// axi_timer_averager
module axi_timer_averager #(
    parameter integer DEFAULT_SAMPLES_SERIE = 2,
    parameter integer S_AXI_LITE_DATA_WIDTH = 32  ,
    parameter integer S_AXI_LITE_ADDR_WIDTH = 32
) (
    input  logic                                 CLK               ,
    input  logic                                 RESETN            ,
    input  logic [    S_AXI_LITE_ADDR_WIDTH-1:0] S_AXI_LITE_AWADDR ,
    input  logic [                          2:0] S_AXI_LITE_AWPROT ,
    input  logic                                 S_AXI_LITE_AWVALID,
    output logic                                 S_AXI_LITE_AWREADY,
    input  logic [    S_AXI_LITE_DATA_WIDTH-1:0] S_AXI_LITE_WDATA  ,
    input  logic [(S_AXI_LITE_DATA_WIDTH/8)-1:0] S_AXI_LITE_WSTRB  ,
    input  logic                                 S_AXI_LITE_WVALID ,
    output logic                                 S_AXI_LITE_WREADY ,
    output logic [                          1:0] S_AXI_LITE_BRESP  ,
    output logic                                 S_AXI_LITE_BVALID ,
    input  logic                                 S_AXI_LITE_BREADY ,
    input  logic [    S_AXI_LITE_ADDR_WIDTH-1:0] S_AXI_LITE_ARADDR ,
    input  logic [                          2:0] S_AXI_LITE_ARPROT ,
    input  logic                                 S_AXI_LITE_ARVALID,
    output logic                                 S_AXI_LITE_ARREADY,
    output logic [    S_AXI_LITE_DATA_WIDTH-1:0] S_AXI_LITE_RDATA  ,
    output logic [                          1:0] S_AXI_LITE_RRESP  ,
  ...
clock: 2.67 ns
lec_check: 0
cap_margin: 20
cell_pad_in_sites_detail_placement: 0
cell_pad_in_sites_global_placement: 2
core_margin: 2
core_utilization: 46
gpl_routability_driven: 1
slew_margin: 20
run.sh (not shown) runs the stock make flow with config.mk's settings and CLKGATE_MAP_FILE=.
The baseline reached the layout checks and failed them: negative setup slack.
==> next run, changes <==
- ABC_AREA: not set -> 1
- CAP_MARGIN: 20 -> 35
- CELL_PAD_IN_SITES_DETAIL_PLACEMENT: 0 -> 2
- CELL_PAD_IN_SITES_GLOBAL_PLACEMENT: 2 -> 1
- CORE_UTILIZATION: 46 -> 35
- CTS_CLUSTER_SIZE: not set -> 13
- GPL_ROUTABILITY_DRIVEN: 1 -> 0
- GPL_TIMING_DRIVEN: not set -> 0
- HOLD_SLACK_MARGIN: not set -> 0.18
- MAX_ROUTING_LAYER: not set -> met4
- MIN_ROUTING_LAYER: not set -> met1
- PLACE_DENSITY_LB_ADDON: not set -> 0.13
- SETUP_SLACK_MARGIN: not set -> -0.31
- SLEW_MARGIN: 20 -> 35
- TNS_END_PERCENT: not set -> 45
- clock period: 2.67 -> 8.0 ns (I/O delays scaled with it)
What happened:
- This time the run never finished: it broke off in 5_1_grt
- die area rises by about 45%
- synthesized cell count climbs by 50%
- area after synthesis rose by about 11%
==> next run, changes <==
- ABC_AREA: 1 -> not set
- CAP_MARGIN: 35 -> 20
- CELL_PAD_IN_SITES_DETAIL_PLACEMENT: 2 -> 0
- CELL_PAD_IN_SITES_GLOBAL_PLACEMENT: 1 -> 2
- CORE_UTILIZATION: 35 -> 43
- CTS_CLUSTER_DIAMETER: not set -> 256
- CTS_CLUSTER_SIZE: 13 -> not set
- GPL_ROUTABILITY_DRIVEN: 0 -> 1
- GPL_TIMING_DRIVEN: 0 -> 1
- HOLD_SLACK_MARGIN: 0.18 -> not set
- MAX_ROUTING_LAYER: met4 -> met5
- MIN_ROUTING_LAYER: met1 -> not set
- PLACE_DENSITY_LB_ADDON: 0.13 -> 0.01
- SETUP_SLACK_MARGIN: -0.31 -> 0.87
- SLEW_MARGIN: 35 -> 20
- TNS_END_PERCENT: 45 -> 5
- clock period: 8.0 -> 3.34 ns (I/O delays scaled with it)
After rerunning: With this change the flow finished clean; die area falls by 26%; synthesized area falls by 9.9%; synthesized cell count falls by 33%.

---

axi_timer_averager again, from the RTL that the note above started with.
clock: 9.27 ns
lec_check: 0
cap_margin: 20
cell_pad_in_sites_detail_placement: 1
cell_pad_in_sites_global_placement: 2
core_margin: 2
core_utilization: 29
gpl_routability_driven: 1
slew_margin: 20
Then changed:
--- a/flow/config.mk
+++ b/flow/config.mk
@@ -11,3 +11,3 @@
 export CORE_MARGIN = 2
-export CORE_UTILIZATION = 29
+export CORE_UTILIZATION = 35
 export GPL_ROUTABILITY_DRIVEN = 1
==> flow/constraint.sdc (replaced) <==
create_clock -name core_clock -period 4.58 [get_ports {CLK}]
set_input_delay 0.9160 -clock core_clock [delete_from_list [all_inputs] [get_ports {CLK}]]
set_output_delay 0.9160 -clock core_clock [all_outputs]
set_load 0.01 [all_outputs]
Result: The new run completed without violations. Cell area went up by about 1.6%. Sequential power went up by 100%. Cell count went down by about 2.8%. Die size went down by 17%. Routed wire length went down by 2.1%.

---

## build 33
axi_timer_averager again, from the RTL that the note above started with.
Settings: LEC_CHECK=0, ABC_AREA=1, CAP_MARGIN=5, CELL_PAD_IN_SITES_DETAIL_PLACEMENT=2, CELL_PAD_IN_SITES_GLOBAL_PLACEMENT=1, CORE_MARGIN=2, CORE_UTILIZATION=35, GPL_ROUTABILITY_DRIVEN=1, MAX_ROUTING_LAYER=met4, MIN_ROUTING_LAYER=met2, PLACE_DENSITY_LB_ADDON=0.13, SETUP_SLACK_MARGIN=-0.64, SLEW_MARGIN=10; clock period 8.0 ns.
In the summary table, build 33 is marked failed, with error GRT-0116 raised in global routing.
[inputs] build 32 vs build 33
Settings: removing SETUP_SLACK_MARGIN (formerly -0.64); setting CTS_CLUSTER_SIZE to 99 for the first time; changing CAP_MARGIN from 5 to 20; changing CELL_PAD_IN_SITES_GLOBAL_PLACEMENT from 1 to 2; removing ABC_AREA (formerly 1); setting CTS_CLUSTER_DIAMETER to 374 for the first time; removing PLACE_DENSITY_LB_ADDON (formerly 0.13); changing SLEW_MARGIN from 10 to 20; removing MAX_ROUTING_LAYER (formerly met4); changing CORE_UTILIZATION from 35 to 63; setting PLACE_DENSITY to 0.37 for the first time; removing MIN_ROUTING_LAYER (formerly met2); changing CELL_PAD_IN_SITES_DETAIL_PLACEMENT from 2 to 0; changing the clock period (ns, I/O delays scaled along) from 8.0 to 5.49.
Notes after the runs:
- Build 32 against build 33: yosys stat cell total decreased 1786, synthesized area went down by 9.9%, floorplan core density shows an increase of 29 points.
- Build 32 terminated abnormally: global placement without I/O reported GPL-0301.
- Area figure in the yosys stat output: lower on build 32
- Sort build 32 and build 33 by die area asc -> top: build 32
- Compared with build 33, in build 32 share of cell area taken by muxes after synthesis now larger, post-synthesis adder-cell area fraction up 0.16 points, sequential-to-total area share from yosys stat shows an increase of 2.9 points.
Changes in build 36 relative to build 32:
Settings: GPL_TIMING_DRIVEN: unset -> 1; CORE_UTILIZATION: 63 -> 23; CORE_MARGIN: 2 -> 6; CTS_CLUSTER_SIZE: 99 -> unset; TNS_END_PERCENT: unset -> 40; ABC_AREA: unset -> 1; CELL_PAD_IN_SITES_GLOBAL_PLACEMENT: 2 -> 3; CELL_PAD_IN_SITES_DETAIL_PLACEMENT: 0 -> 1; CAP_MARGIN: 20 -> 40; PLACE_DENSITY_LB_ADDON: unset -> 0.27; MAX_ROUTING_LAYER: unset -> met4; PLACE_DENSITY: 0.37 -> unset; SETUP_SLACK_MARGIN: unset -> 0.87; CTS_CLUSTER_DIAMETER: 374 -> 373; the clock period (ns, I/O delays scaled along): 5.49 -> 5.44.
[summary]
Diff build 32 -> build 36: die area grew by about 200%; floorplan row count rose 58; horizontal extent of the die climbed 170 um; floorplan-stage core utilization decreased by 41 points relative to the old numbers. Cmp build 32 and build 36 / area reported by Yosys stat / higher: build 36. The lower die height came out of build 32. Build 36 completed end to end with timing, DRC and antenna clean. Re mux contribution to synthesized area: build 32 was higher than build 36. From build 32 to build 36 the numbers moved as follows: area of the core up 91000 um^2; cell count after synthesis increased by about 50% relative to the old numbers.
Changes in build 10 relative to build 36:
Settings: setting MIN_ROUTING_LAYER to met2 for the first time; removing SETUP_SLACK_MARGIN (formerly 0.87); changing PLACE_DENSITY_LB_ADDON from 0.27 to 0.29; removing GPL_ROUTABILITY_DRIVEN (formerly 1); setting CTS_CLUSTER_SIZE to 43 for the first time; changing CORE_MARGIN from 6 to 5; changing CTS_CLUSTER_DIAMETER from 373 to 33; removing TNS_END_PERCENT (formerly 40); removing CELL_PAD_IN_SITES_GLOBAL_PLACEMENT (formerly 3); changing CAP_MARGIN from 40 to 20; removing MAX_ROUTING_LAYER (formerly met4); changing GPL_TIMING_DRIVEN from 1 to 0; removing ABC_AREA (formerly 1); changing CORE_UTILIZATION from 23 to 40; changing SLEW_MARGIN from 20 to 25; removing CELL_PAD_IN_SITES_DETAIL_PLACEMENT (formerly 1); changing the clock period (ns, I/O delays scaled along) from 5.44 to 8.0.
Findings:
- Build 10 did not finish: a tool error stopped it during global routing.
- Effective utilization at floorplan in build 10 is 17 points higher than in build 36
- Build 10 vs build 36 on post-synthesis cell type count: build 10 is the higher one.
- Fraction of the yosys area taken by sequential cells: build 10 > build 36
- [build 10 vs build 36] final weighted congestion in routability-driven placement: higher in build 10
- Delta (build 10 minus build 36): and-or/or-and share of the synthesized area increased by 12 points relative to the old numbers, die area decreased by 48% relative to the old numbers, pre-CTS setup slack increased by 1.37 ns relative to the old numbers.
- Per the comparison of build 10 with build 36, post-synthesis chip area from yosys lower, cell count in the Yosys report lost 1786.
Edits applied to the flow inputs when going from build 10 to build 5:
Settings: a change of PLACE_DENSITY_LB_ADDON from 0.29 to 0.22; an added CORE_ASPECT_RATIO of 0.58.
Findings:
Status(build 5) = ERROR, stage = global routing. Taking build 10 as the reference, in build 5 core utilization before placement barely changed, core outline area barely changed, die extent in x climbed 30%. Taking build 10 as the reference, in build 5 instance area after placement flat; worst setup slack after placement lower; die area was more or less identical. Diff build 5..build 10 | number of instances in the synthesized netlist | unchanged. Total half-perimeter wirelength after legalization and detailed placement sits higher in build 5 than in build 10.
No activity file was given, so power comes from the tool's default toggle rates.
